## flow/config.mk

```make
export PLATFORM = sky130hd
export DESIGN_NAME = top
export DESIGN_NICKNAME = top
export VERILOG_FILES = /design/flow/design.v
export SDC_FILE = /design/flow/constraint.sdc
export NUM_CORES = 4
export LEC_CHECK = 0
export CAP_MARGIN = 20
export CORE_MARGIN = 2
export CORE_UTILIZATION = 72
export CTS_CLUSTER_DIAMETER = 380
export CTS_CLUSTER_SIZE = 100
export PLACE_DENSITY = 0.38
export SETUP_SLACK_MARGIN = 0.58
export SLEW_MARGIN = 20
```

## flow/constraint.sdc

```tcl
create_clock -name core_clock -period 4.8 [get_ports {clk}]
set_input_delay 0.9600 -clock core_clock [delete_from_list [all_inputs] [get_ports {clk}]]
set_output_delay 0.9600 -clock core_clock [all_outputs]
set_load 0.01 [all_outputs]
```

## flow/design.v

```verilog
module controller #(
    parameter [19:0] IDLE_CYCLES = 20'd351832    
)(
    input logic clk, 
    input logic rst, 
    output logic load_sreg, 
    output logic transmit_pixel, 
    output logic [5:0] pixel, 
    output logic [4:0] frame,
    output logic idle
);
    localparam TRANSMIT_FRAME       = 1'b0;
    localparam IDLE                 = 1'b1;
    localparam [2:0] READ_CH_VALS   = 3'b001;
    localparam [2:0] LOAD_SREG      = 3'b010;
    localparam [2:0] TRANSMIT_PIXEL = 3'b100;
    localparam [8:0] TRANSMIT_CYCLES    = 9'd360;        
    logic state;
    logic next_state;
    logic [2:0] transmit_phase;
    logic [2:0] next_transmit_phase;
    logic [5:0] pixel_counter;
    logic [4:0] frame_counter;
    logic [8:0] transmit_counter;
    logic [19:0] idle_counter;
    logic transmit_pixel_done;
    logic idle_done;
    assign transmit_pixel_done = (transmit_counter == TRANSMIT_CYCLES - 1);
    assign idle_done = (idle_counter == IDLE_CYCLES - 1);
    always_ff @(negedge clk) begin
        if (rst) begin
            state <= TRANSMIT_FRAME;
            transmit_phase <= READ_CH_VALS;
        end
        else begin
            state <= next_state;
            transmit_phase <= next_transmit_phase;
        end
    end
    always_comb begin
        next_state = 1'bx;
        unique case (state)
            TRANSMIT_FRAME:
                if ((pixel_counter == 6'd0) && (transmit_pixel_done))
                    next_state = IDLE;
                else
                    next_state = TRANSMIT_FRAME;
            IDLE:
                if (idle_done)
                    next_state = TRANSMIT_FRAME;
                else
                    next_state = IDLE;
        endcase
    end
    always_comb begin
        next_transmit_phase = READ_CH_VALS;
        if (state == TRANSMIT_FRAME) begin
            case (transmit_phase)
                READ_CH_VALS:
                    next_transmit_phase = LOAD_SREG;
                LOAD_SREG:
                    next_transmit_phase = TRANSMIT_PIXEL;
                TRANSMIT_PIXEL:
                    next_transmit_phase = transmit_pixel_done ? READ_CH_VALS : TRANSMIT_PIXEL;
            endcase
        end
    end
    always_ff @(negedge clk) begin
        if (rst) begin
            pixel_counter <= 6'd63;
        end
        else if ((state == TRANSMIT_FRAME) && transmit_pixel_done) begin
            pixel_counter <= pixel_counter - 1;
        end
    end
    always_ff @(negedge clk) begin
        if (rst) begin
            frame_counter <= 5'd0;
        end
        else if (idle_done) begin
            frame_counter <= frame_counter + 1;
        end
    end
    always_ff @(negedge clk) begin
        if (rst) begin
            transmit_counter <= 9'd0;
        end
        else if (transmit_phase == TRANSMIT_PIXEL) begin
            transmit_counter <= transmit_counter + 1;
        end
        else begin
            transmit_counter <= 9'd0;
        end
    end
    always_ff @(negedge clk) begin
        if (rst) begin
            idle_counter <= 20'd0;
        end
        else if (state == IDLE) begin
            idle_counter <= idle_counter + 1;
        end
        else begin
            idle_counter <= 20'd0;
        end
    end
    assign pixel = pixel_counter;
    assign frame = frame_counter;
    assign load_sreg = (transmit_phase == LOAD_SREG);
    assign transmit_pixel = (transmit_phase == TRANSMIT_PIXEL);
    assign idle = (state == IDLE);
endmodule
module ws2812b(
    input logic clk, 
    input logic rst, 
    input logic serial_in, 
    input logic transmit, 
    output logic ws2812b_out, 
    output logic shift
);
    localparam IDLE = 1'b0;
    localparam TRANSMITTING = 1'b1;
    localparam T0_CYCLE_COUNT = 4'd5;
    localparam T1_CYCLE_COUNT = 4'd10;
    localparam MAX_CYCLE_COUNT = 4'd15;
    logic state;
    logic [3:0] cycle_count;
    logic bit_being_sent;
    always_ff @(posedge clk) begin
        if (rst) begin
            state <= IDLE;
            cycle_count <= 4'd0;
            bit_being_sent <= 1'b0;
        end
        else unique case (state)
            IDLE:
                if (transmit == 1'b1) begin
                    state <= TRANSMITTING;
                    cycle_count <= 4'd0;
                    bit_being_sent <= serial_in;
                end
            TRANSMITTING:
                if (transmit == 1'b0) begin
                    state <= IDLE;
                end
                else if (cycle_count == MAX_CYCLE_COUNT - 1) begin
                    cycle_count <= 4'd0;
                    bit_being_sent <= serial_in;
                end
                else begin
                    cycle_count <= cycle_count + 1;
                end
        endcase
    end
    always_comb begin
        if (state == TRANSMITTING)
            if (bit_being_sent == 1'b0)
                ws2812b_out = (cycle_count < T0_CYCLE_COUNT);
            else
                ws2812b_out = (cycle_count < T1_CYCLE_COUNT);
        else
            ws2812b_out = 1'b0;
    end
    assign shift = (state == TRANSMITTING) && (cycle_count == 4'd0);
endmodule
module game_of_life (
    input logic clk,
    input logic update,
    input logic [63:0] current_bits,
    output logic [63:0] next_bits
);
    localparam num_rows = 8;
    localparam num_cols = 8;
    int idx;
    int neighbors;
    logic alive;
    int neighbor_row;
    int neighbor_col;
    int nidx;
    always_ff @(posedge clk) begin
        if (update) begin
            for (int row = 0; row < num_rows; row++) begin
                for (int col = 0; col < num_cols; col++) begin
                    idx = row * num_cols + col;
                    neighbors = 0;
                    for (int delta_row = -1; delta_row <= 1; delta_row++) begin
                        for (int delta_col = -1; delta_col <= 1; delta_col++) begin
                            if (!(delta_row == 0 && delta_col == 0)) begin
                                neighbor_row = (row + delta_row + num_rows) % num_rows;
                                neighbor_col = (col + delta_col + num_cols) % num_cols;
                                nidx = neighbor_row * num_cols + neighbor_col;
                                if (current_bits[nidx])
                                    neighbors = neighbors + 1;
                            end
                        end
                    end
                    alive = current_bits[idx];
                    if (alive) begin
                        if ((neighbors == 2) || (neighbors == 3))
                            next_bits[idx] <= 1'b1;
                        else
                            next_bits[idx] <= 1'b0;
                    end
                    else begin
                        if (neighbors == 3)
                            next_bits[idx] <= 1'b1;
                        else
                            next_bits[idx] <= 1'b0;
                    end
                end
            end
        end
    end
endmodule
module top(
    input logic clk,
    input logic rst,
    input logic [63:0] init_r,
    input logic [63:0] init_g,
    input logic [63:0] init_b,
    output logic _48b,
    output logic _45a
);
    logic [5:0] pixel;
    logic [4:0] frame;
    logic [10:0] address;
    logic [23:0] shift_reg;
    logic load_sreg;
    logic transmit_pixel;
    logic shift;
    logic ws2812b_out;
    logic ctrl_idle;
    localparam clock_rate = 12000000;
    assign address = { 5'd0, pixel };
    logic [7:0] frame_buffer_R [0:63];
    logic [7:0] frame_buffer_G [0:63];
    logic [7:0] frame_buffer_B [0:63];
    ws2812b u_ws (
        .clk                (clk),
        .rst                (rst),
        .serial_in          (shift_reg[23]),
        .transmit           (transmit_pixel),
        .ws2812b_out        (ws2812b_out),
        .shift              (shift)
    );
    controller #(
        .IDLE_CYCLES        (20'd1000)
    ) u_ctrl (
        .clk                (clk),
        .rst                (rst),
        .load_sreg          (load_sreg),
        .transmit_pixel     (transmit_pixel),
        .pixel              (pixel),
        .frame              (frame),
        .idle               (ctrl_idle)
    );
    localparam UPDATE_CYCLES = 30000;
    localparam logic [7:0] BRIGHTNESS = 8'h05;
    logic [63:0] frame_bits_R, frame_bits_G, frame_bits_B;
    logic [63:0] next_bits_R, next_bits_G, next_bits_B;
    logic auto_update_sig;
    always_comb begin
        for (int i = 0; i < 64; i++) begin
            frame_bits_R[i] = frame_buffer_R[i];
            frame_bits_G[i] = frame_buffer_G[i];
            frame_bits_B[i] = frame_buffer_B[i];
        end
    end
    game_of_life u_gol_R (
        .clk            (clk),
        .update         (auto_update_sig),
        .current_bits   (frame_bits_R),
        .next_bits      (next_bits_R)
    );
    game_of_life u_gol_G (
        .clk            (clk),
        .update         (auto_update_sig),
        .current_bits   (frame_bits_G),
        .next_bits      (next_bits_G)
    );
    game_of_life u_gol_B (
        .clk            (clk),
        .update         (auto_update_sig),
        .current_bits   (frame_bits_B),
        .next_bits      (next_bits_B)
    );
    logic [$clog2(clock_rate) - 1:0] copy_counter;
    logic update_pending;
    always_ff @(posedge clk) begin
        if (rst) begin
            copy_counter <= 0;
            auto_update_sig <= 1'b0;
            update_pending <= 1'b0;
            for (int i = 0; i < 64; i++) begin
                frame_buffer_R[i] <= init_r[i] ? BRIGHTNESS : 8'h00;
                frame_buffer_G[i] <= init_g[i] ? BRIGHTNESS : 8'h00;
                frame_buffer_B[i] <= init_b[i] ? BRIGHTNESS : 8'h00;
            end
        end
        else begin
            if (UPDATE_CYCLES != 0) begin
                if (copy_counter == UPDATE_CYCLES - 1) begin
                    copy_counter <= 0;
                    auto_update_sig <= 1'b1;
                    update_pending <= 1'b1;
                end else begin
                    copy_counter <= copy_counter + 1;
                    auto_update_sig <= 1'b0;
                end
            end else begin
                auto_update_sig <= 1'b0;
            end
            if (update_pending && ctrl_idle && !auto_update_sig) begin
                update_pending <= 1'b0;
                for (int i = 0; i < 64; i++) begin
                    frame_buffer_R[i] <= next_bits_R[i] ? BRIGHTNESS : 8'h00;
                    frame_buffer_G[i] <= next_bits_G[i] ? BRIGHTNESS : 8'h00;
                    frame_buffer_B[i] <= next_bits_B[i] ? BRIGHTNESS : 8'h00;
                end
            end
        end
    end
    always_ff @(posedge clk) begin
        if (rst) begin
            shift_reg <= 24'd0;
        end
        else if (load_sreg) begin
            shift_reg <= { frame_buffer_G[address], frame_buffer_R[address], frame_buffer_B[address] };
        end
        else if (shift) begin
            shift_reg <= { shift_reg[22:0], 1'b0 };
        end
    end
    assign _48b = ws2812b_out;
    assign _45a = ~ws2812b_out;
endmodule
```

## flow/run.sh

```bash
#!/bin/bash
# the make line also repeats each setting of config.mk as NAME=value (left out here)
make -C /OpenROAD-flow-scripts/flow DESIGN_CONFIG=/design/flow/config.mk WORK_HOME=/design/flow/orfs CLKGATE_MAP_FILE= finish
```

==> reports/results.txt, run 1 <==
Status - did not finish
Core Area - 143000 um2
Asr flop ratio synth - 0%
Io pins - 196
Worst slack, placed - -0.129 ns
Top cell type by instance count after synthesis - nand2_1
Syn Inst Count - 12700
Largest area contributor in the netlist - ha_1
Clk buf depth - 3
Die Span X - 384 um
Placed Instance Area - 112000 um2
Registers, synthesis - 479
Unique masters post-synth - 100
Number of CTS-inserted buffers - 8
Floorplan Nets - 14300
GPL Wtd Cong - 0.976
Number of flops mapped to enable cells by yosys - 384
Die Y - 384 um
Initial Utilization - 72.4%
Adder share - 16.3%
Synth top area share - 16.3%
Yosys simple share - 21.4%
Most used flip-flop cell after synthesis - edfxtp_1
Clock sinks - 479
Commonest cells post-synth - nand2_1, ha_1, xnor2_1
Mux share - 6.04%
Post-Synthesis Cell Area - 104000 um2
Error - [ERROR GRT-0232] Routing congestion too high. Check the congestion heatmap in the GUI.
Overall chip area - 147000 um2
Sequential area share after synthesis - 12.9%
Final HPWL DP - 246000 um
Fail Step - 5_1_grt
Row Count - 139
Xor/xnor share - 22.5%
Synth area leaders - ha_1, edfxtp_1, xnor2_1
Yosys synthesis chip area - 104000 um2
Synthesized area per cell - 8.17 um2
All-Layer GR Usage - 85.1%
Synth logic family - XOR/XNOR gates
Ys Warns - 7
H-tree Lvls - 1
IO Port Bufs - 195
Remaining global-route overflow - 1079
Compound Share, Synth - 16.0%
Yosys cell count - 12700
Clock root cell - clkbuf_16
[repair_timing]
item                                    CTS
resized                                 431
endpoints found under the setup margin  198
pin swaps                               156
hold buffers                              0
cloned                                    2
setup buffers                           238
[metrics by stage]
stage               hold slack, ns  util, %  std cells
floorplan                    0.406        -      12700
global placement             0.430     78.3      14800
detailed placement           0.437     78.3      14800
CTS                          0.436     81.3      15000
[routing by layer]
| layer | GRT overflow | track usage, % |
|---|---|---|
| met1 | 30 | 83.3 |
| met2 | 602 | 99.4 |
| met3 | 50 | 73.2 |
| met4 | 389 | 87.6 |
| met5 | 8 | 44.2 |
==> run 2: changes to the inputs <==
CTS_CLUSTER_DIAMETER = unset   (was 380)
CTS_CLUSTER_SIZE = unset   (was 100)
PLACE_DENSITY = unset   (was 0.38)
PLACE_DENSITY_LB_ADDON = 0.27   (was unset)
SETUP_SLACK_MARGIN = unset   (was 0.58)
clock period = 6.94 ns   (was 4.8 ns; I/O delays follow)
==> reports/results.txt, run 2 <==
Combinational group share of total power - 69.0%
Setup TNS - 0 ns
Final-report setup violation count - 0
Slowest cell on crit path - ha_1
Compound Share, Synth - 16.0%
Final hold viol count - 0
Clock root cell - clkbuf_16
R2r endpoint - shift_reg[18]
Leakage Power - 0.0464 uW
Yosys synthesis chip area - 104000 um2
Combinational gate power - 16800 uW
Synthesized area per cell - 8.17 um2
Final HPWL DP - 229000 um
Post-CTS setup buffers - 0
Routed wire length - 315000 um
FF-to-FF path depth - 10
Cells along the critical path - ha_1 > buf_4 > nor2b_1 > o21ai_0 > a31oi_1 > a2111oi_0 > buf_4 > nand3_1 > nor4bb_1 > nor4_1
CTS tree - done
Levels on crit path - 10
Adder share - 16.3%
Io pins - 196
Most used flip-flop cell after synthesis - edfxtp_1
Clock network power - 4100 uW
Required time worst endpoint - 7.51 ns
P_seq - 3450 uW
Number of CTS-inserted buffers - 70
Critical Path Max Stage Delay - 0.59 ns
Maximum fanout along the worst path - 16
Sequential area share after synthesis - 12.9%
Asr flop ratio synth - 0%
Synth logic family - XOR/XNOR gates
Largest area contributor in the netlist - ha_1
Layout Cells excl Fill - 14500
CP startpoint - u_ctrl.pixel_counter[0]
Final worst slack - 0.340 ns
Xor/xnor share - 22.5%
Resize count post-CTS - 0
Placed insts - 14400
P_sw - 11300 uW
Die Span X - 384 um
Vias after detailed routing - 99400
Initial Utilization - 72.4%
Clk network pwr share - 16.8%
Core Area - 143000 um2
Critical path arrival - 7.17 ns
Synth area leaders - ha_1, edfxtp_1, xnor2_1
Fillers - 10000
Post-CTS Hold Buffers - 0
Max-Cap Viols - 0
Reg2Reg Setup Slack - 0.34 ns
Ys Warns - 7
IO Port Bufs - 195
Syn Inst Count - 12700
Final clock skew - 0.0391 ns
Synth top area share - 16.3%
Hold Crit Class - flip-flop to flip-flop
Clk buf depth - 3
Worst slew pin tran - 1.05 ns
Worst VDD drop - 257 uV
Unique masters post-synth - 100
All-Layer GR Usage - 40.9%
Relative slew slack - 29.7%
Most frequent CP cell - buf_4
Pwr Density - 222 nW/um2
Initial DRT Pass Iterations - 8
Placed Instance Area - 107000 um2
Pin count of the biggest net entering global routing - 87
Final Cell Area - 110000 um2
Clock Latency Late Sink - 0.72 ns
RSZ-0062 raised after global routing - false
Drt wl/cell - 21.6 um
Hold path cells - 1
Mux share - 6.04%
Status - no timing/DRC/antenna violations
GPL Wtd Cong - 0.966
Initial antenna violation count - 10
Drt drc - 0
First-pass GRT wire length - 493000 um
Worst path top cell family by delay - simple AND/OR/NAND/NOR gates
Switching Share - 46.2%
Internal - 13100 uW
Crit end category - flip-flop
Sequential share of power - 14.2%
P&R area growth vs syn - 5.93%
Final Max Tran Viols - 0
Overall chip area - 147000 um2
ANT nets after route - 0
Post-Synthesis Cell Area - 104000 um2
Floorplan Nets - 14300
Number of flops mapped to enable cells by yosys - 384
Crit path buf inv count - 2
Comb area - 85400 um2
Die Y - 384 um
Layout Utilization - 76.7%
Hold Path End - u_ctrl.transmit_phase[2]
Seq. cell area - 13400 um2
H-tree Lvls - 3
Clk slew on worst S/H paths - 0.06 ns
Layout Nets - 14100
Clock sinks - 479
Commonest cells post-synth - nand2_1, ha_1, xnor2_1
Setup crit end - shift_reg[18]
Biggest consumer - combinational logic
Yosys simple share - 21.4%
Row Count - 139
Critical path type - flip-flop to flip-flop
Iter 0 DRT Violations - 9450
Tool warnings - 262
Hold_sp - u_ctrl.transmit_phase[0]
Vias/cell - 6.84
RR Startpoint - u_ctrl.pixel_counter[0]
CP startpoint kind - flip-flop
Remaining global-route overflow - 0
Top cell type by instance count after synthesis - nand2_1
Yosys cell count - 12700
Registers, synthesis - 479
Vias in the first global route - 97700
Worst slack, placed - 0.417 ns
-- run 2: per-layer routing --
| metal | track usage [%] | routed length, um | share of wire, % |
|---|---|---|---|
| met3 | 6.76 | 33000 | 10 |
| met4 | 24.8 | 20200 | 6.4 |
| met1 | 49.5 | 119000 | 38 |
| met5 | 0 | 73 | 0.023 |
| met2 | 68.0 | 142000 | 45 |
-- run 2: area by class of cell --
cell class,count,share of cell area [%]
antenna,2,0.00455
multi-input combinational,10900,77.6
timing repair buffer,448,3.54
inverter,621,2.12
tap,1903,2.16
sequential,479,12.2
clock inverter,86,0.700
clock buffer,79,1.67
-- run 2: stage by stage --
stage	total power, uW	hold slack [ns]
final	24400	0.430
after detailed placement	19800	0.425
after global placement	18700	0.422
after CTS	24100	0.430
after floorplan	16700	0.406
after global routing	26300	0.454
==> run 3: changes to the inputs <==
CORE_UTILIZATION = 69   (was 72)
CTS_CLUSTER_SIZE = 35   (was unset)
PLACE_DENSITY_LB_ADDON = unset   (was 0.27)
clock period = 6.91 ns   (was 6.94 ns; I/O delays follow)
==> reports/results.txt, run 3 <==
Most used flip-flop cell after synthesis - edfxtp_1
Overall chip area - 154000 um2
Status - no timing/DRC/antenna violations
Post-Synthesis Cell Area - 104000 um2
Yosys simple share - 21.4%
Synth top area share - 16.3%
GPL Wtd Cong - 0.938
P&R area growth vs syn - 6.06%
All-Layer GR Usage - 39.2%
ANT nets after route - 0
Row Count - 142
Unique masters post-synth - 100
Clk network pwr share - 16.7%
Clock Latency Late Sink - 0.73 ns
Crit end category - flip-flop
RSZ-0062 raised after global routing - false
Sequential share of power - 14.4%
Slowest cell on crit path - nor2b_1
Initial DRT Pass Iterations - 8
Vias/cell - 6.64
Final hold viol count - 0
Combinational group share of total power - 69.0%
Initial antenna violation count - 11
Syn Inst Count - 12700
Floorplan Nets - 14300
Number of flops mapped to enable cells by yosys - 384
Max-Cap Viols - 0
Largest area contributor in the netlist - ha_1
Clock sinks - 479
Hold Crit Class - flip-flop to flip-flop
Ys Warns - 7
Sequential area share after synthesis - 12.9%
Pwr Density - 219 nW/um2
Crit path buf inv count - 1
Tool warnings - 264
Die Span X - 392 um
Iter 0 DRT Violations - 8149
First-pass GRT wire length - 488000 um
Placed Instance Area - 108000 um2
CTS tree - done
Routed wire length - 312000 um
Leakage Power - 0.0463 uW
Final Max Tran Viols - 0
Post-CTS setup buffers - 0
Layout Utilization - 73.6%
Layout Nets - 14100
FF-to-FF path depth - 9
IO Port Bufs - 195
Worst VDD drop - 226 uV
Die Y - 392 um
Critical path arrival - 7.01 ns
Synth area leaders - ha_1, edfxtp_1, xnor2_1
Hold Path End - u_ctrl.transmit_phase[2]
Initial Utilization - 69.4%
Mux share - 6.04%
CP startpoint - u_ctrl.pixel_counter[1]
Drt wl/cell - 21.3 um
Clk buf depth - 3
Relative slew slack - 26.8%
Registers, synthesis - 479
Number of CTS-inserted buffers - 71
Top cell type by instance count after synthesis - nand2_1
Hold path cells - 1
Required time worst endpoint - 7.48 ns
Core Area - 150000 um2
Io pins - 196
Cells along the critical path - inv_1 > ha_1 > nor2b_1 > o21ai_0 > a311oi_1 > a21oi_1 > nand3_1 > nor4bb_1 > nor4_1
Clock network power - 4030 uW
Vias after detailed routing - 97200
Critical Path Max Stage Delay - 0.60 ns
Vias in the first global route - 94600
R2r endpoint - shift_reg[18]
Switching Share - 46.1%
Final Cell Area - 110000 um2
H-tree Lvls - 3
Synthesized area per cell - 8.17 um2
Resize count post-CTS - 0
Synth logic family - XOR/XNOR gates
Maximum fanout along the worst path - 7
Yosys cell count - 12700
Worst slew pin tran - 1.10 ns
Xor/xnor share - 22.5%
Final-report setup violation count - 0
Remaining global-route overflow - 0
Combinational gate power - 16700 uW
Levels on crit path - 9
Post-CTS Hold Buffers - 0
Adder share - 16.3%
Asr flop ratio synth - 0%
Clock root cell - clkbuf_16
Final HPWL DP - 230000 um
Clk slew on worst S/H paths - 0.06 ns
Worst path top cell family by delay - simple AND/OR/NAND/NOR gates
RR Startpoint - u_ctrl.pixel_counter[1]
Compound Share, Synth - 16.0%
Hold_sp - u_ctrl.transmit_phase[0]
Commonest cells post-synth - nand2_1, ha_1, xnor2_1
Internal - 13000 uW
Pin count of the biggest net entering global routing - 95
Final clock skew - 0.0461 ns
P_sw - 11100 uW
Yosys synthesis chip area - 104000 um2
Critical path type - flip-flop to flip-flop
Worst hold slack - 0.432 ns
Biggest consumer - combinational logic
Setup crit end - shift_reg[18]
Reg2Reg Setup Slack - 0.47 ns
Drt drc - 0
P_seq - 3470 uW
CP startpoint kind - flip-flop
run 3: routing by layer:
metal,global-route usage (%),vias up,routed length [um]
li1,-,45800,-
met1,47.6,46300,124000
met2,65.0,4205,141000
met3,6.72,974,27700
met4,23.0,16,19300
met5,0,-,110
run 3: metrics by stage:
stage | setup TNS, ns | cells | total power, uW | setup slack [ns]
floorplan | -1268.67 | 12700 | 16700 | -6.57
global placement | 0 | 14500 | 18900 | 0.556
finish | 0 | 14600 | 24200 | 0.467
CTS | 0 | 14600 | 24000 | 0.513
detailed placement | 0 | 14500 | 19800 | 0.516
global route | 0 | 14600 | 26200 | 0.264
run 3: layout make-up:
| cell class | instances | area [um2] |
|---|---|---|
| sequential | 479 | 13400 |
| multi-input combinational | 10900 | 85400 |
| inverter | 621 | 2330 |
| clock inverter | 84 | 714 |
| fill | 11500 | 39500 |
| clock buffer | 83 | 1840 |
| antenna | 3 | 7.51 |
| timing repair buffer | 452 | 3940 |
| tap | 2016 | 2520 |
==> run 4: changes to the inputs <==
CORE_UTILIZATION = 40   (was 69)
CTS_CLUSTER_SIZE = unset   (was 35)
SETUP_SLACK_MARGIN = 2.56   (was unset)
clock period = 8.63 ns   (was 6.91 ns; I/O delays follow)
==> reports/results.txt, run 4 <==
R2r endpoint - shift_reg[0]
Number of CTS-inserted buffers - 76
Clock root cell - clkbuf_16
Yosys simple share - 21.4%
Placed Instance Area - 109000 um2
CP startpoint - u_ctrl.pixel_counter[0]
Ys Warns - 7
Cells along the critical path - inv_4 > ha_4 > buf_12 > and3b_2 > a32o_1 > a311oi_1 > o22ai_1 > a2111oi_2 > a31oi_1 > a31o_2
Drt wl/cell - 19.8 um
Worst path top cell family by delay - AND-OR/OR-AND gates
Mux share - 6.04%
Critical path type - flip-flop to flip-flop
Setup crit end - shift_reg[0]
Post-CTS Hold Buffers - 0
Sequential area share after synthesis - 12.9%
Die Y - 514 um
Hold Crit Class - flip-flop to flip-flop
Clk network pwr share - 17.1%
IO Port Bufs - 195
Registers, synthesis - 479
Sequential share of power - 14.3%
Hold path cells - 1
Tool warnings - 264
GPL Wtd Cong - 0.879
Compound Share, Synth - 16.0%
Post-Synthesis Cell Area - 104000 um2
RR Startpoint - u_ctrl.pixel_counter[0]
P_sw - 8750 uW
Initial antenna violation count - 17
Initial DRT Pass Iterations - 9
Pin count of the biggest net entering global routing - 90
Yosys cell count - 12700
Unique masters post-synth - 100
M2 GR Usage - 38.0%
Clock sinks - 479
Yosys synthesis chip area - 104000 um2
Overall chip area - 264000 um2
Initial Utilization - 40.1%
RSZ-0062 raised after global routing - true
Iter 0 DRT Violations - 6847
Worst hold slack - 0.440 ns
Relative slew slack - 31.4%
Final clock skew - 0.0486 ns
Slowest cell on crit path - dfxtp_4
Final Max Tran Viols - 0
Combinational group share of total power - 68.6%
Final worst slack - 1.92 ns
Internal - 10400 uW
Worst VDD drop - 165 uV
Vias after detailed routing - 92800
Reg2Reg Setup Slack - 1.92 ns
Drt drc - 0
Core Area - 259000 um2
Global routing's busiest layer - met2
Top cell type by instance count after synthesis - nand2_1
Final-report setup violation count - 0
GRT met1 Usage - 31.5%
ANT nets after route - 0
Commonest cells post-synth - nand2_1, ha_1, xnor2_1
Final hold viol count - 0
Maximum fanout along the worst path - 5
Setup TNS - 0 ns
Critical Path Max Stage Delay - 0.38 ns
Leakage Power - 0.0466 uW
Required time worst endpoint - 9.27 ns
Adder share - 16.3%
Synth logic family - XOR/XNOR gates
Worst slew pin tran - 1.03 ns
Switching Share - 45.7%
Layout Nets - 14100
Vias in the first global route - 86000
Die Span X - 514 um
Clock Latency Late Sink - 0.75 ns
Biggest consumer - combinational logic
H-tree Lvls - 3
CP startpoint kind - flip-flop
Critical path arrival - 7.35 ns
Crit path buf inv count - 2
Max-Cap Viols - 0
Routed wire length - 318000 um
Final HPWL DP - 227000 um
Fillers - 25800
Asr flop ratio synth - 0%
Synthesized area per cell - 8.17 um2
Final Cell Area - 113000 um2
First-pass GRT wire length - 490000 um
Io pins - 196
Number of flops mapped to enable cells by yosys - 384
Hold_sp - u_ctrl.transmit_phase[0]
Worst slack, placed - 1.25 ns
Largest area contributor in the netlist - ha_1
Crit end category - flip-flop
Most used flip-flop cell after synthesis - edfxtp_1
Met3 usage - 2.68%
Floorplan Nets - 14300
Synth top area share - 16.3%
Syn Inst Count - 12700
Layout Utilization - 43.5%
Hold Path End - u_ctrl.transmit_phase[2]
Status - no timing/DRC/antenna violations
Remaining global-route overflow - 0
Pwr Density - 170 nW/um2
Xor/xnor share - 22.5%
CTS tree - done
Synth area leaders - ha_1, edfxtp_1, xnor2_1
All-Layer GR Usage - 23.2%
Clk slew on worst S/H paths - 0.06 ns
Clock network power - 3270 uW
Combinational gate power - 13100 uW
FF-to-FF path depth - 10
Row Count - 187
P_seq - 2740 uW
Clk buf depth - 3
Levels on crit path - 10
Vias/cell - 5.77
P&R area growth vs syn - 8.36%
## run 4: layout make-up
type / count / area (um2) / share of cell area, %
clock inverters: 88 / 526 / 0.467
repair buffers: 469 / 4260 / 3.78
inverters: 621 / 2360 / 2.09
multi-input cells: 10900 / 85700 / 76.1
clock buffers: 91 / 2020 / 1.79
well taps: 3402 / 4260 / 3.78
diodes: 11 / 27.5 / 0.0244
flip-flops and latches: 479 / 13500 / 12.0
## run 4: timing repair
item	4_1_cts	5_1_grt
gates cloned	1	3
pin swaps	13	12
resized	45	23
setup buffers	20	13
setup endpoints to repair	86	130
## run 4: stage by stage
stage,cells,power [uW]
6_report,16100,19100
5_1_grt,16100,21100
4_1_cts,16000,19200
3_5_place_dp,15800,15800
3_3_place_gp,15800,15600
2_1_floorplan,12700,13400
## run 4: routing by layer
metal	wire length, um	vias up
met3	17400	424
met1	148000	44300
li1	-	45800
met4	10400	8
met2	142000	2287
met5	45	-
==> run 5: changes to the inputs <==
CORE_UTILIZATION = 72   (was 40)
CTS_CLUSTER_SIZE = 23   (was unset)
PLACE_DENSITY = 0.64   (was unset)
SETUP_SLACK_MARGIN = 0.57   (was 2.56)
clock period = 4.8 ns   (was 8.63 ns; I/O delays follow)
==> reports/results.txt, run 5 <==
Initial Utilization - 72.4%
H-tree Lvls - 3
Post-CTS Hold Buffers - 0
Registers, synthesis - 479
Number of CTS-inserted buffers - 72
All-Layer GR Usage - 89.4%
GPL Wtd Cong - 0.976
Yosys simple share - 21.4%
Fail Step - 5_1_grt
Synth top area share - 16.3%
Unique masters post-synth - 100
Io pins - 196
Error - [ERROR GRT-0232] Routing congestion too high. Check the congestion heatmap in the GUI.
Synthesized area per cell - 8.17 um2
Core Area - 143000 um2
Die Span X - 384 um
Status - did not finish
Clock sinks - 479
Asr flop ratio synth - 0%
Number of flops mapped to enable cells by yosys - 384
Synth area leaders - ha_1, edfxtp_1, xnor2_1
Die Y - 384 um
Compound Share, Synth - 16.0%
Most used flip-flop cell after synthesis - edfxtp_1
Remaining global-route overflow - 2139
Top cell type by instance count after synthesis - nand2_1
Clk buf depth - 3
Yosys synthesis chip area - 104000 um2
Post-Synthesis Cell Area - 104000 um2
Ys Warns - 7
Clock root cell - clkbuf_16
Largest area contributor in the netlist - ha_1
Synth logic family - XOR/XNOR gates
Adder share - 16.3%
Xor/xnor share - 22.5%
Floorplan Nets - 14300
IO Port Bufs - 195
Overall chip area - 147000 um2
Syn Inst Count - 12700
Final HPWL DP - 245000 um
Yosys cell count - 12700
Mux share - 6.04%
Row Count - 139
Placed insts - 14800
Commonest cells post-synth - nand2_1, ha_1, xnor2_1
Sequential area share after synthesis - 12.9%
[run 5: metal layers]
metal / overflow / GRT usage (%)
met3: 106 / 79.3
met4: 745 / 93.3
met2: 1206 / 102
met5: 18 / 59.2
met1: 64 / 86.4
[run 5: timing repair]
| item | in CTS |
|---|---|
| buffers inserted | 258 |
| setup endpoints to repair | 195 |
| cloned | 2 |
| resized | 494 |
| pin swaps | 199 |
[run 5: stage by stage]
stage | total power, uW | util, % | setup WS, ns | hold slack, ns | cell area, um2
floorplan | 24600 | - | -7.63 | 0.406 | 107000
global placement | 27800 | 78.3 | -0.137 | 0.415 | 112000
detailed placement | 29500 | 78.3 | -0.175 | 0.426 | 112000
CTS | 36700 | 83.2 | 0.0378 | 0.429 | 119000
==> run 6: changes to the inputs <==
CORE_ASPECT_RATIO = 0.57   (was unset)
CORE_UTILIZATION = 40   (was 72)
CTS_CLUSTER_SIZE = unset   (was 23)
MAX_ROUTING_LAYER = met4   (was unset)
PLACE_DENSITY = unset   (was 0.64)
SETUP_SLACK_MARGIN = unset   (was 0.57)
TNS_END_PERCENT = 95   (was unset)
clock period = 10.0 ns   (was 4.8 ns; I/O delays follow)
==> reports/results.txt, run 6 <==
Largest area contributor in the netlist - ha_1
Critical path arrival - 9.02 ns
Required time worst endpoint - 10.63 ns
Core Area - 259000 um2
Number of CTS-inserted buffers - 68
All-Layer GR Usage - 24.9%
Relative slew slack - 27.8%
RSZ-0062 raised after global routing - false
Final hold viol count - 0
R2r endpoint - shift_reg[0]
Ys Warns - 7
Layout Nets - 14100
Clock root cell - clkbuf_16
Hold Crit Class - flip-flop to flip-flop
Top cell type by instance count after synthesis - nand2_1
Biggest consumer - combinational logic
Drt wl/cell - 20.7 um
Unique masters post-synth - 100
Crit end category - flip-flop
Clock network power - 2880 uW
Yosys cell count - 12700
Post-CTS setup buffers - 0
Pwr Density - 150 nW/um2
Fillers - 25300
RR Startpoint - u_ctrl.pixel_counter[0]
Post-CTS Hold Buffers - 0
Slowest cell on crit path - ha_2
Clk network pwr share - 17.1%
Status - no timing/DRC/antenna violations
Final Max Tran Viols - 0
Iter 0 DRT Violations - 9849
Adder share - 16.3%
FF-to-FF path depth - 9
Combinational group share of total power - 68.8%
Critical Path Max Stage Delay - 0.46 ns
Die Span X - 679 um
Hold Path End - u_ctrl.transmit_phase[2]
P_sw - 7780 uW
Tool warnings - 265
Syn Inst Count - 12700
ANT nets after route - 0
Synth top area share - 16.3%
Final clock skew - 0.0549 ns
Post-Synthesis Cell Area - 104000 um2
Overall chip area - 264000 um2
Number of flops mapped to enable cells by yosys - 384
Synth area leaders - ha_1, edfxtp_1, xnor2_1
Mux share - 6.04%
Sequential area share after synthesis - 12.9%
Vias in the first global route - 82500
Clk slew on worst S/H paths - 0.06 ns
Compound Share, Synth - 16.0%
Leakage Power - 0.0463 uW
Die Y - 389 um
Synth logic family - XOR/XNOR gates
Crit path buf inv count - 1
Floorplan Nets - 14300
Clk buf depth - 3
Resize count post-CTS - 0
Max-Cap Viols - 0
Initial DRT Pass Iterations - 9
Clock sinks - 479
Commonest cells post-synth - nand2_1, ha_1, xnor2_1
Combinational gate power - 11600 uW
Worst slew pin tran - 1.07 ns
Routed wire length - 333000 um
Worst path top cell family by delay - AND-OR/OR-AND gates
CTS tree - done
Levels on crit path - 9
Hold path cells - 1
Final HPWL DP - 245000 um
Drt drc - 0
Switching Share - 46.3%
Final-report setup violation count - 0
P&R area growth vs syn - 7.63%
First-pass GRT wire length - 507000 um
CP startpoint kind - flip-flop
Hold_sp - u_ctrl.transmit_phase[0]
Setup crit end - shift_reg[0]
Most used flip-flop cell after synthesis - edfxtp_1
GPL Wtd Cong - 0.924
Initial Utilization - 40.2%
IO Port Bufs - 195
Row Count - 141
H-tree Lvls - 3
P_seq - 2360 uW
Reg2Reg Setup Slack - 1.61 ns
Clock Latency Late Sink - 0.73 ns
Remaining global-route overflow - 0
CP startpoint - u_ctrl.pixel_counter[0]
Power after layout - 16800 uW
Xor/xnor share - 22.5%
Worst VDD drop - 135 uV
Initial antenna violation count - 23
Asr flop ratio synth - 0%
Pin count of the biggest net entering global routing - 108
Yosys synthesis chip area - 104000 um2
Synthesized area per cell - 8.17 um2
Maximum fanout along the worst path - 37
Vias after detailed routing - 93500
Sequential share of power - 14.0%
Vias/cell - 5.82
Critical path type - flip-flop to flip-flop
Registers, synthesis - 479
Yosys simple share - 21.4%
Internal - 9030 uW
Io pins - 196
Worst hold slack - 0.421 ns
Cells along the critical path - inv_1 > ha_2 > and3b_1 > a32o_1 > a311oi_1 > o22ai_1 > a2111oi_0 > a31oi_1 > a31o_2
==> run 6: final cells by class <==
cell class              instances  area, um2  area share, %
multi-input cells           10900      85400           76.4
repair buffers                433       3780           3.38
flip-flops and latches        479      13400           12.0
clock buffers                  77       1780           1.59
diodes                          6       15.0         0.0134
well taps                    3432       4290           3.84
clock inverters                87        785          0.701
inverters                     621       2330           2.08
==> run 6: stage by stage <==
stage / instances / instance area, um2 / setup TNS (ns) / util, % / worst slack [ns]
finish: 16000 / 112000 / 0 / 43.2 / 1.61
global route: 16000 / 112000 / 0 / 43.2 / 1.50
CTS: 16000 / 112000 / 0 / 43.2 / 1.48
detailed placement: 15900 / 109000 / 0 / 42.2 / 1.49
global placement: 15900 / 109000 / 0 / 42.2 / 1.58
floorplan: 12700 / 104000 / -970.49 / - / -5.03
==> run 6: layer usage <==
layer	vias to the layer above	part of all wire (%)	track usage [%]
met2	3520	38	33.7
met1	43900	52	38.9
met5	-	0	-
met3	262	8.4	3.40
met4	0	1.7	4.07
li1	45800	-	-
==> run 7: changes to the inputs <==
CORE_ASPECT_RATIO = unset   (was 0.57)
CORE_UTILIZATION = 18   (was 40)
MAX_ROUTING_LAYER = unset   (was met4)
TNS_END_PERCENT = unset   (was 95)
clock period = 15.1 ns   (was 10.0 ns; I/O delays follow)
==> reports/results.txt, run 7 <==
Power after layout - 11100 uW
RSZ-0062 raised after global routing - false
Synthesized area per cell - 8.17 um2
Largest area contributor in the netlist - ha_1
Top cell type by instance count after synthesis - nand2_1
Cells along the critical path - buf_8 > nand2b_1 > nor2_1
Yosys synthesis chip area - 104000 um2
FF-to-FF path depth - 7
Tool warnings - 265
Placed Instance Area - 115000 um2
Adder share - 16.3%
P&R area growth vs syn - 12.8%
Vias in the first global route - 89300
Yosys cell count - 12700
P_sw - 5070 uW
Worst VDD drop - 79.4 uV
Final HPWL DP - 254000 um
Levels on crit path - 3
Post-CTS setup buffers - 0
Post-CTS Hold Buffers - 0
Reg2Reg Setup Slack - 4.17 ns
RR Startpoint - u_ctrl.pixel_counter[2]
Pin count of the biggest net entering global routing - 112
Pwr Density - 94.3 nW/um2
Hold Path End - u_ctrl.transmit_phase[2]
Die Y - 764 um
Routed wire length - 345000 um
Switching Share - 45.9%
Clk network pwr share - 17.1%
Leakage Power - 0.0463 uW
ANT nets after route - 0
Combinational gate power - 7610 uW
Hold path cells - 1
H-tree Lvls - 3
Unique masters post-synth - 100
IO Port Bufs - 195
Placed insts - 20200
Mux share - 6.04%
Synth top area share - 16.3%
Final Max Tran Viols - 0
Drt wl/cell - 17.0 um
Layout Utilization - 20.3%
Remaining global-route overflow - 0
CP startpoint - rst
Commonest cells post-synth - nand2_1, ha_1, xnor2_1
Clock network power - 1890 uW
Final-report setup violation count - 0
Xor/xnor share - 22.5%
R2r endpoint - shift_reg[8]
Io pins - 196
Sequential share of power - 14.1%
Most used flip-flop cell after synthesis - edfxtp_1
CTS tree - done
Critical path type - input port to flip-flop
All-Layer GR Usage - 11.3%
Initial Utilization - 18.0%
Overall chip area - 583000 um2
Critical path arrival - 4.28 ns
Setup crit end - u_ctrl.idle_counter[9]
Asr flop ratio synth - 0%
Die Span X - 764 um
Clock root cell - clkbuf_16
Row Count - 279
Initial antenna violation count - 35
Registers, synthesis - 479
Worst path top cell family by delay - simple AND/OR/NAND/NOR gates
Crit end category - flip-flop
P_seq - 1560 uW
Biggest consumer - combinational logic
First-pass GRT wire length - 520000 um
Maximum fanout along the worst path - 51
Vias/cell - 4.63
Hold_sp - u_ctrl.transmit_phase[0]
Floorplan Nets - 14300
Sequential area share after synthesis - 12.9%
Number of flops mapped to enable cells by yosys - 384
CP startpoint kind - input port
Synth area leaders - ha_1, edfxtp_1, xnor2_1
Clock sinks - 479
Vias after detailed routing - 94200
Clk slew on worst S/H paths - 0.03 ns
Syn Inst Count - 12700
Status - no timing/DRC/antenna violations
Final clock skew - 0.0504 ns
Crit path buf inv count - 1
Layout Cells excl Fill - 20300
Post-Synthesis Cell Area - 104000 um2
Yosys simple share - 21.4%
Compound Share, Synth - 16.0%
Layout Nets - 14100
Combinational group share of total power - 68.8%
Final hold viol count - 0
Number of CTS-inserted buffers - 75
Relative slew slack - 24.8%
Internal - 5980 uW
Fillers - 63600
Max-Cap Viols - 0
GPL Wtd Cong - 0.868
Hold Crit Class - flip-flop to flip-flop
Final Cell Area - 117000 um2
Drt drc - 0
Clock Latency Late Sink - 0.74 ns
Synth logic family - XOR/XNOR gates
Worst slew pin tran - 1.13 ns
Ys Warns - 7
Resize count post-CTS - 0
Iter 0 DRT Violations - 6506
Critical Path Max Stage Delay - 0.67 ns
Required time worst endpoint - 8.09 ns
Core Area - 576000 um2
Slowest cell on crit path - nand2b_1
Clk buf depth - 3
Initial DRT Pass Iterations - 8
run 7: cell type report:
type / instances / area, um2 / area share [%]
Inverter: 621 / 2330 / 1.99
Antenna cell: 7 / 17.5 / 0.0149
Timing Repair Buffer: 427 / 3720 / 3.18
Multi-Input combinational cell: 10900 / 85400 / 72.9
Sequential cell: 479 / 13400 / 11.5
Clock inverter: 77 / 504 / 0.430
Tap cell: 7727 / 9670 / 8.25
Clock buffer: 96 / 2070 / 1.77
run 7: routing by layer:
| layer | GRT usage [%] | up-vias | wire (um) |
|---|---|---|---|
| met5 | 0 | - | 82 |
| met4 | 4.47 | 12 | 14800 |
| met3 | 1.26 | 556 | 19600 |
| met2 | 19.6 | 2601 | 161000 |
| met1 | 14.2 | 45300 | 149000 |
| li1 | - | 45700 | - |
run 7: metrics by stage:
step,hold WS [ns],worst slack [ns],TNS [ns]
4_1_cts,0.390,3.85,0
3_3_place_gp,0.435,3.11,0
2_1_floorplan,0.406,-2.47,-476.25
5_1_grt,0.412,3.70,0
3_5_place_dp,0.416,3.12,0
6_report,0.399,3.82,0
==> run 8: changes to the inputs <==
CAP_MARGIN = 25   (was 20)
CELL_PAD_IN_SITES_DETAIL_PLACEMENT = 2   (was unset)
CORE_UTILIZATION = 40   (was 18)
CTS_CLUSTER_SIZE = 93   (was unset)
GPL_ROUTABILITY_DRIVEN = 0   (was unset)
HOLD_SLACK_MARGIN = -0.09   (was unset)
MAX_ROUTING_LAYER = met4   (was unset)
SETUP_SLACK_MARGIN = 2.36   (was unset)
clock period = 10.0 ns   (was 15.1 ns; I/O delays follow)
==> reports/results.txt, run 8 <==
Die Span X - 514 um
Clock root cell - clkbuf_16
Most used flip-flop cell after synthesis - edfxtp_1
Synth area leaders - ha_1, edfxtp_1, xnor2_1
Top cell type by instance count after synthesis - nand2_1
Asr flop ratio synth - 0%
Mux share - 6.04%
Synth logic family - XOR/XNOR gates
Worst slack, placed - 1.22 ns
Clk buf depth - 3
Row Count - 187
Post-CTS Hold Buffers - 0
H-tree Lvls - 3
Fail Step - 5_1_grt
Overall chip area - 264000 um2
Ys Warns - 7
Synthesized area per cell - 8.17 um2
Remaining global-route overflow - 686
All-Layer GR Usage - 66.7%
Compound Share, Synth - 16.0%
Yosys simple share - 21.4%
Synth top area share - 16.3%
Core Area - 259000 um2
Floorplan Nets - 14300
Registers, synthesis - 479
Initial Utilization - 40.1%
Xor/xnor share - 22.5%
Io pins - 196
Yosys cell count - 12700
Number of CTS-inserted buffers - 78
Error - [ERROR GRT-0116] Global routing finished with congestion. Check the congestion regions in the DRC Viewer.
Commonest cells post-synth - nand2_1, ha_1, xnor2_1
IO Port Bufs - 195
Syn Inst Count - 12700
Die Y - 514 um
Status - did not finish
Adder share - 16.3%
Number of flops mapped to enable cells by yosys - 384
Yosys synthesis chip area - 104000 um2
Placed insts - 15800
Post-Synthesis Cell Area - 104000 um2
Clock sinks - 479
Final HPWL DP - 410000 um
Sequential area share after synthesis - 12.9%
Unique masters post-synth - 100
Largest area contributor in the netlist - ha_1
run 8: repair_timing:
action,4_1_cts
pin swaps,35
resized,88
buffers inserted,37
setup endpoints to repair,22
gates cloned,0
run 8: per-stage QoR:
| stage | hold WS, ns | cell area [um2] | power (uW) |
|---|---|---|---|
| floorplan | 0.406 | 104000 | 11600 |
| global placement | 0.418 | 109000 | 13500 |
| detailed placement | 0.445 | 109000 | 16000 |
| CTS | 0.467 | 113000 | 20300 |
run 8: routing by layer:
metal,overflow,track usage (%)
met1,68,66.4
met2,319,80.8
met3,93,50.5
met4,206,63.5
met5,-,-
==> run 9: changes to the inputs <==
CAP_MARGIN = 20   (was 25)
CELL_PAD_IN_SITES_DETAIL_PLACEMENT = unset   (was 2)
CORE_ASPECT_RATIO = 0.55   (was unset)
CORE_UTILIZATION = 70   (was 40)
CTS_CLUSTER_DIAMETER = 60   (was unset)
CTS_CLUSTER_SIZE = 13   (was 93)
GPL_ROUTABILITY_DRIVEN = unset   (was 0)
HOLD_SLACK_MARGIN = unset   (was -0.09)
MAX_ROUTING_LAYER = unset   (was met4)
PLACE_DENSITY_LB_ADDON = 0.29   (was unset)
SETUP_SLACK_MARGIN = 0.76   (was 2.36)
clock period = 5.71 ns   (was 10.0 ns; I/O delays follow)
==> reports/results.txt, run 9 <==
Final Cell Area - 116000 um2
Unique masters post-synth - 100
Initial antenna violation count - 15
Vias in the first global route - 99100
Number of flops mapped to enable cells by yosys - 384
All-Layer GR Usage - 43.8%
Mux share - 6.04%
P_seq - 4200 uW
Drt wl/cell - 24.0 um
Uppermost layer routed - met5
Leakage Power - 0.0490 uW
Critical Path Max Stage Delay - 0.40 ns
Post-Synthesis Cell Area - 104000 um2
Levels on crit path - 12
RSZ-0062 raised after global routing - true
Sequential share of power - 13.5%
Worst VDD drop - 365 uV
First-pass GRT wire length - 533000 um
Compound Share, Synth - 16.0%
H-tree Lvls - 2
Yosys cell count - 12700
Final-report setup violation count - 0
Vias after detailed routing - 105000
Worst path top cell family by delay - AND-OR/OR-AND gates
Vias/cell - 7.01
GPL Wtd Cong - 0.984
Clk network pwr share - 14.9%
Final HPWL DP - 258000 um
Setup crit end - shift_reg[0]
Clock network power - 4600 uW
Met2 routed WL - 147000 um
Yosys synthesis chip area - 104000 um2
Yosys simple share - 21.4%
Crit path buf inv count - 5
Slowest cell on crit path - dfxtp_4
Sequential area share after synthesis - 12.9%
Synth area leaders - ha_1, edfxtp_1, xnor2_1
Commonest cells post-synth - nand2_1, ha_1, xnor2_1
WL met1 - 137000 um
Combinational gate power - 22200 uW
Clock Latency Late Sink - 0.79 ns
Cells along the critical path - inv_4 > ha_4 > buf_4 > buf_4 > inv_1 > o32ai_1 > buf_4 > nand2_1 > o2111ai_2 > a2111oi_4 > a31oi_4 > a31o_2
Hold Crit Class - flip-flop to flip-flop
Met3 wire len - 57100 um
Pin count of the biggest net entering global routing - 102
Final hold viol count - 0
Critical path type - flip-flop to flip-flop
FF-to-FF path depth - 12
Final Max Tran Viols - 0
Placed Instance Area - 109000 um2
Worst slew pin tran - 0.985 ns
Relative slew slack - 33.7%
Critical path arrival - 6.10 ns
CP startpoint kind - flip-flop
P&R area growth vs syn - 11.8%
Synthesized area per cell - 8.17 um2
Clock sinks - 479
Ys Warns - 7
Floorplan Nets - 14300
Maximum fanout along the worst path - 6
Routed wire length - 362000 um
Most frequent CP cell - buf_4
R2r endpoint - shift_reg[0]
Clk slew on worst S/H paths - 0.08 ns
Synth top area share - 16.3%
Biggest consumer - combinational logic
Worst slack, placed - 0.117 ns
IO Port Bufs - 195
Status - no timing/DRC/antenna violations
Top cell type by instance count after synthesis - nand2_1
Reg2Reg Setup Slack - 0.30 ns
Asr flop ratio synth - 0%
Synth logic family - XOR/XNOR gates
ANT nets after route - 0
Switching Share - 47.7%
Max-Cap Viols - 0
Final worst slack - 0.296 ns
Combinational group share of total power - 71.6%
Iter 0 DRT Violations - 15100
Most used flip-flop cell after synthesis - edfxtp_1
Remaining global-route overflow - 0
Fillers - 9517
Io pins - 196
Row Count - 104
Required time worst endpoint - 6.39 ns
Registers, synthesis - 479
Clk buf depth - 3
Die Y - 290 um
Clock root cell - clkbuf_16
Tool warnings - 267
Hold_sp - shift_reg[22]
CP startpoint - u_ctrl.pixel_counter[0]
Xor/xnor share - 22.5%
Initial Utilization - 70.8%
Layout Nets - 14600
Drt drc - 0
Hold path cells - 2
RR Startpoint - u_ctrl.pixel_counter[0]
Adder share - 16.3%
Internal - 16200 uW
Overall chip area - 152000 um2
Setup TNS - 0 ns
Largest area contributor in the netlist - ha_1
Die Span X - 524 um
CTS tree - done
Number of CTS-inserted buffers - 61
Pwr Density - 267 nW/um2
Initial DRT Pass Iterations - 10
P_sw - 14800 uW
Syn Inst Count - 12700
Hold Path End - shift_reg[23]
Final clock skew - 0.0613 ns
Crit end category - flip-flop
Core Area - 147000 um2
==> run 9: area by class of cell <==
type	count	area, um2	share of cell area [%]
tap	1961	2450	2.11
clock inverter	82	679	0.585
clock buffer	70	1620	1.40
antenna	4	10.0	0.00861
multi-input combinational	10900	87300	75.1
sequential	479	13500	11.6
inverter	621	2570	2.22
timing repair buffer	918	8100	6.97
==> run 9: metrics by stage <==
step,std cells,util (%),hold WS [ns],total power (uW)
finish,15000,79.2,0.457,31000
global route,15000,79.2,0.458,33100
CTS,14800,76.3,0.455,29200
detailed placement,14600,74.1,0.429,24500
global placement,14600,74.1,0.415,22900
floorplan,12700,-,0.406,20300
==> run 9: timing repair <==
item | in CTS | in global routing
hold buffers | 0 | 0
gates cloned | 3 | 5
buffers inserted | 75 | 251
setup endpoints to repair | 56 | 162
pin swaps | 12 | 73
gates resized | 73 | 532
==> run 9: metal layers <==
| layer | track usage [%] | up-vias |
|---|---|---|
| met1 | 58.3 | 49400 |
| met5 | 0 | - |
| li1 | - | 46700 |
| met3 | 13.1 | 1638 |
| met2 | 64.5 | 7663 |
| met4 | 21.5 | 18 |
==> run 10: changes to the inputs <==
CORE_UTILIZATION = 72   (was 70)
CTS_CLUSTER_DIAMETER = 387   (was 60)
CTS_CLUSTER_SIZE = 36   (was 13)
PLACE_DENSITY_LB_ADDON = 0.0   (was 0.29)
SETUP_SLACK_MARGIN = 0.71   (was 0.76)
clock period = 5.29 ns   (was 5.71 ns; I/O delays follow)
==> reports/results.txt, run 10 <==
Status - did not finish
Fail Step - 5_1_grt
Error - [ERROR GRT-0232] Routing congestion too high. Check the congestion heatmap in the GUI.
Die Y - 286 um
Clock sinks - 479
Post-Synthesis Cell Area - 104000 um2
Final HPWL DP - 263000 um
Yosys synthesis chip area - 104000 um2
Core Area - 143000 um2
Number of flops mapped to enable cells by yosys - 384
Top cell type by instance count after synthesis - nand2_1
Die Span X - 516 um
Initial Utilization - 72.5%
Clock root cell - clkbuf_16
Syn Inst Count - 12700
Largest area contributor in the netlist - ha_1
IO Port Bufs - 195
Unique masters post-synth - 100
Clk buf depth - 3
Synth logic family - XOR/XNOR gates
Ys Warns - 7
Compound Share, Synth - 16.0%
Most used flip-flop cell after synthesis - edfxtp_1
Floorplan Nets - 14300
Registers, synthesis - 479
Synthesized area per cell - 8.17 um2
Placed insts - 14600
Asr flop ratio synth - 0%
Placed Instance Area - 110000 um2
Synth area leaders - ha_1, edfxtp_1, xnor2_1
Adder share - 16.3%
Xor/xnor share - 22.5%
Mux share - 6.04%
Synth top area share - 16.3%
H-tree Lvls - 1
Row Count - 103
Remaining global-route overflow - 31
Io pins - 196
Sequential area share after synthesis - 12.9%
Overall chip area - 148000 um2
Yosys cell count - 12700
Commonest cells post-synth - nand2_1, ha_1, xnor2_1
Yosys simple share - 21.4%
All-Layer GR Usage - 73.9%
Post-CTS Hold Buffers - 0
GPL Wtd Cong - 0.995
Number of CTS-inserted buffers - 17
## run 10: metal layers
metal,track usage (%),overflow
met1,77.7,3
met2,90.3,7
met3,57.8,12
met4,64.7,8
met5,33.0,1
## run 10: what timing repair did
| item | CTS |
|---|---|
| gates cloned | 4 |
| pin swaps | 138 |
| gates resized | 524 |
| buffers inserted | 343 |
| setup endpoints to repair | 163 |
## run 10: stage by stage
stage | hold WS (ns) | utilization (%) | setup slack, ns
floorplan | 0.406 | - | -7.38
detailed placement | 0.420 | 76.8 | -0.0750
global placement | 0.417 | 76.8 | -0.00685
CTS | 0.428 | 80.8 | 0.224
==> run 11: changes to the inputs <==
CAP_MARGIN = 5   (was 20)
CORE_ASPECT_RATIO = unset   (was 0.55)
CTS_CLUSTER_DIAMETER = 381   (was 387)
CTS_CLUSTER_SIZE = 15   (was 36)
HOLD_SLACK_MARGIN = 0.26   (was unset)
PLACE_DENSITY_LB_ADDON = unset   (was 0.0)
SETUP_SLACK_MARGIN = -0.47   (was 0.71)
clock period = 4.8 ns   (was 5.29 ns; I/O delays follow)
==> reports/results.txt, run 11 <==
Status - complete, but fails checks
Violated checks - setup timing
Initial Utilization - 72.4%
Final hold viol count - 0
Critical path arrival - 5.68 ns
Vias/cell - 6.71
Hold_sp - u_ctrl.transmit_phase[0]
Relative slew slack - 28.9%
CP startpoint - u_ctrl.pixel_counter[0]
Critical Path Max Stage Delay - 0.32 ns
ANT nets after route - 0
Mux share - 6.04%
Hold Crit Class - flip-flop to flip-flop
Slowest cell on crit path - a2111oi_1
Hold path cells - 1
Io pins - 196
Clock Latency Late Sink - 0.68 ns
Syn Inst Count - 12700
Vias after detailed routing - 100000
Drt drc - 0
GPL Wtd Cong - 0.962
Leakage Power - 0.0480 uW
Combinational gate power - 24500 uW
Largest area contributor in the netlist - ha_1
P_sw - 15700 uW
Crit end category - flip-flop
Remaining global-route overflow - 0
Sequential share of power - 15.0%
Asr flop ratio synth - 0%
Final Cell Area - 112000 um2
Worst VDD drop - 284 uV
Vias in the first global route - 98400
Number of flops mapped to enable cells by yosys - 384
Synth top area share - 16.3%
Synth logic family - XOR/XNOR gates
Layout Nets - 14500
Critical path type - flip-flop to flip-flop
Yosys synthesis chip area - 104000 um2
Tool warnings - 267
Levels on crit path - 12
Compound Share, Synth - 16.0%
Clock sinks - 479
Initial DRT Pass Iterations - 10
Max-Cap Viols - 0
IO Port Bufs - 195
Pwr Density - 297 nW/um2
P&R area growth vs syn - 8.18%
Post-Synthesis Cell Area - 104000 um2
Iter 0 DRT Violations - 8943
Sequential area share after synthesis - 12.9%
Registers, synthesis - 479
Core Area - 143000 um2
Worst hold slack - 0.414 ns
Unique masters post-synth - 100
H-tree Lvls - 2
Fillers - 10100
All-Layer GR Usage - 41.8%
Die Y - 384 um
Top cell type by instance count after synthesis - nand2_1
Reg2Reg Setup Slack - -0.27 ns
Drt wl/cell - 21.4 um
FF-to-FF path depth - 12
Maximum fanout along the worst path - 10
Number of CTS-inserted buffers - 37
Synthesized area per cell - 8.17 um2
Final clock skew - 0.0360 ns
Clk network pwr share - 11.7%
Yosys simple share - 21.4%
Hold Path End - u_ctrl.transmit_phase[2]
Commonest cells post-synth - nand2_1, ha_1, xnor2_1
Routed wire length - 320000 um
First-pass GRT wire length - 502000 um
Ys Warns - 7
Worst slew pin tran - 1.07 ns
Placed Instance Area - 111000 um2
P_seq - 5000 uW
Final HPWL DP - 245000 um
Most frequent CP cell - buf_4
Most used flip-flop cell after synthesis - edfxtp_1
Die Span X - 384 um
Yosys cell count - 12700
Clk buf depth - 3
Setup crit end - shift_reg[8]
Clock root cell - clkbuf_16
R2r endpoint - shift_reg[8]
Adder share - 16.3%
Initial antenna violation count - 23
Synth area leaders - ha_1, edfxtp_1, xnor2_1
Final-report setup violation count - 24
Xor/xnor share - 22.5%
Combinational group share of total power - 73.3%
Switching Share - 46.9%
RR Startpoint - u_ctrl.pixel_counter[0]
Internal - 17700 uW
Worst path top cell family by delay - AND-OR/OR-AND gates
Clk slew on worst S/H paths - 0.07 ns
Final Max Tran Viols - 0
Required time worst endpoint - 5.40 ns
Overall chip area - 147000 um2
Crit path buf inv count - 4
CP startpoint kind - flip-flop
Layout Utilization - 78.4%
Floorplan Nets - 14300
Row Count - 139
Biggest consumer - combinational logic
Final worst slack - -0.271 ns
Cells along the critical path - buf_4 > ha_1 > buf_4 > buf_4 > nor3b_1 > a31oi_1 > o221ai_1 > a2111oi_1 > buf_4 > nand4_1 > a41oi_1 > o21bai_1
CTS tree - done
Clock network power - 3900 uW
Pin count of the biggest net entering global routing - 111
## run 11: routing by layer
| metal | wire [um] | global-route usage [%] | part of all wire (%) |
|---|---|---|---|
| met5 | 158 | 0 | 0.049 |
| met4 | 22800 | 27.3 | 7.1 |
| met3 | 30500 | 6.58 | 9.6 |
| met2 | 144000 | 69.2 | 45 |
| met1 | 122000 | 50.3 | 38 |
## run 11: area by class of cell
type                       instances  area [um2]  share of cell area [%]
timing repair buffer             900        7420                    6.60
clock buffer                      42        1020                   0.906
inverter                         621        2330                    2.07
multi-input combinational      10900       85400                    76.0
antenna                            6        15.0                  0.0134
tap                             1903        2380                    2.12
clock inverter                    49         368                   0.327
sequential                       479       13400                    12.0
## run 11: stage by stage
stage,std cells,setup TNS [ns],setup WS (ns),total power (uW)
2_1_floorplan,12700,-1479.34,-7.63,24100
3_3_place_gp,14800,-2.30,-0.406,27400
3_5_place_dp,14800,-2.06,-0.422,29000
4_1_cts,14900,-2.55,-0.444,33000
5_1_grt,14900,-25.83,-0.472,36200
6_report,14900,-2.46,-0.271,33400
## run 11: what timing repair did
action	in CTS	in global routing
setup endpoints to repair	0	10
buffers inserted	0	2
endpoints found under the hold margin	0	0
gates resized	0	9
hold buffers	0	0
==> run 12: changes to the inputs <==
CAP_MARGIN = 20   (was 5)
CORE_ASPECT_RATIO = 0.85   (was unset)
CORE_UTILIZATION = 40   (was 72)
CTS_CLUSTER_DIAMETER = unset   (was 381)
CTS_CLUSTER_SIZE = unset   (was 15)
GPL_ROUTABILITY_DRIVEN = 0   (was unset)
HOLD_SLACK_MARGIN = 0.01   (was 0.26)
MAX_ROUTING_LAYER = met4   (was unset)
PLACE_DENSITY = 0.89   (was unset)
SETUP_SLACK_MARGIN = unset   (was -0.47)
TNS_END_PERCENT = 10   (was unset)
clock period = 5.11 ns   (was 4.8 ns; I/O delays follow)
==> reports/results.txt, run 12 <==
Status - complete, but fails checks
Violated checks - setup timing
Number of flops mapped to enable cells by yosys - 384
Setup crit end - shift_reg[0]
Clk buf depth - 3
Unique masters post-synth - 100
Critical Path Max Stage Delay - 0.58 ns
Final Max Tran Viols - 0
Hold path cells - 1
Hold_sp - u_ctrl.transmit_phase[0]
P_sw - 15200 uW
Sequential area share after synthesis - 12.9%
Switching Share - 46.0%
Floorplan Nets - 14300
Registers, synthesis - 479
IO Port Bufs - 195
Crit end category - flip-flop
Drt drc - 0
Fillers - 23600
Iter 0 DRT Violations - 10700
Relative slew slack - 35.8%
Compound Share, Synth - 16.0%
First-pass GRT wire length - 498000 um
P&R area growth vs syn - 10.4%
Critical path arrival - 5.74 ns
Cells along the critical path - buf_4 > mux2_2 > a32o_1 > a32oi_1 > o2111ai_1 > a2111oi_4 > a31oi_1 > a31o_2
Largest area contributor in the netlist - ha_1
Pwr Density - 288 nW/um2
Levels on crit path - 8
ANT nets after route - 0
Synth top area share - 16.3%
Clock Latency Late Sink - 0.71 ns
Worst hold slack - 0.412 ns
Yosys cell count - 12700
Worst VDD drop - 230 uV
Row Count - 172
Hold Crit Class - flip-flop to flip-flop
CTS tree - done
CP startpoint kind - flip-flop
Yosys simple share - 21.4%
Setup TNS - -0.0313 ns
Worst path top cell family by delay - AND-OR/OR-AND gates
Max-Cap Viols - 0
Xor/xnor share - 22.5%
CP startpoint - u_ctrl.pixel_counter[4]
Worst slack, placed - -0.0959 ns
RSZ-0062 raised after global routing - true
Internal - 17800 uW
Initial DRT Pass Iterations - 9
Die Y - 474 um
Vias/cell - 6.05
Most used flip-flop cell after synthesis - edfxtp_1
Leakage Power - 0.0479 uW
Pin count of the biggest net entering global routing - 109
Seq. cell area - 13400 um2
Post-CTS Hold Buffers - 0
Commonest cells post-synth - nand2_1, ha_1, xnor2_1
Post-Synthesis Cell Area - 104000 um2
Vias in the first global route - 94300
Io pins - 196
Yosys synthesis chip area - 104000 um2
Synthesized area per cell - 8.17 um2
Synth area leaders - ha_1, edfxtp_1, xnor2_1
Maximum fanout along the worst path - 19
Final worst slack - -0.0313 ns
Core Area - 258000 um2
Layout Nets - 14400
Reg2Reg Setup Slack - -0.03 ns
Required time worst endpoint - 5.71 ns
Clock network power - 5360 uW
Final HPWL DP - 241000 um
Clock sinks - 479
Initial antenna violation count - 30
FF-to-FF path depth - 8
Routed wire length - 320000 um
RR Startpoint - u_ctrl.pixel_counter[4]
Critical path type - flip-flop to flip-flop
Crit path buf inv count - 1
Final hold viol count - 0
P_seq - 4730 uW
Layout Utilization - 44.4%
Tool warnings - 266
Syn Inst Count - 12700
Clock root cell - clkbuf_16
Die Span X - 557 um
H-tree Lvls - 3
Clk network pwr share - 16.2%
Mux share - 6.04%
Final-report setup violation count - 1
Overall chip area - 264000 um2
Adder share - 16.3%
Number of CTS-inserted buffers - 70
Combinational gate power - 23000 uW
Top cell type by instance count after synthesis - nand2_1
Slowest cell on crit path - dfxtp_2
Drt wl/cell - 19.5 um
Synth logic family - XOR/XNOR gates
Final clock skew - 0.0420 ns
Sequential share of power - 14.3%
Hold Path End - u_ctrl.transmit_phase[2]
Asr flop ratio synth - 0%
Combinational group share of total power - 69.5%
Ys Warns - 7
Worst slew pin tran - 0.963 ns
All-Layer GR Usage - 23.8%
Vias after detailed routing - 99500
Clk slew on worst S/H paths - 0.08 ns
Remaining global-route overflow - 0
Comb area - 85800 um2
Biggest consumer - combinational logic
R2r endpoint - shift_reg[0]
Initial Utilization - 40.2%
-- run 12: repair_timing --
action | CTS | global route
resized | 4 | 89
setup buffers | 0 | 10
gates cloned | 0 | 1
hold endpoints to repair | 0 | 0
pin swaps | 1 | 11
endpoints found under the setup margin | 5 | 49
-- run 12: routing by layer --
metal | global-route usage (%) | part of all wire [%] | routed length [um]
met4 | 12.8 | 5.8 | 18600
met5 | - | 0 | 0
met1 | 29.7 | 40 | 127000
met3 | 5.24 | 12 | 39500
met2 | 35.5 | 42 | 135000
-- run 12: cell type report --
type | count | share of cell area, %
clock buffers | 85 | 1.67
diodes | 23 | 0.0502
inverters | 621 | 2.04
repair buffers | 754 | 5.50
well taps | 3480 | 3.79
multi-input cells | 10900 | 74.8
clock inverters | 81 | 0.452
flip-flops and latches | 479 | 11.7
-- run 12: metrics by stage --
step                      total power (uW)  area, um2  std cells
after global routing                 35800     115000      16400
after CTS                            32500     114000      16400
after detailed placement             27000     112000      16200
final                                33000     115000      16400
after floorplan                      22600     104000      12700
after global placement               25800     112000      16200
Power is estimated from default activity; no workload was simulated.
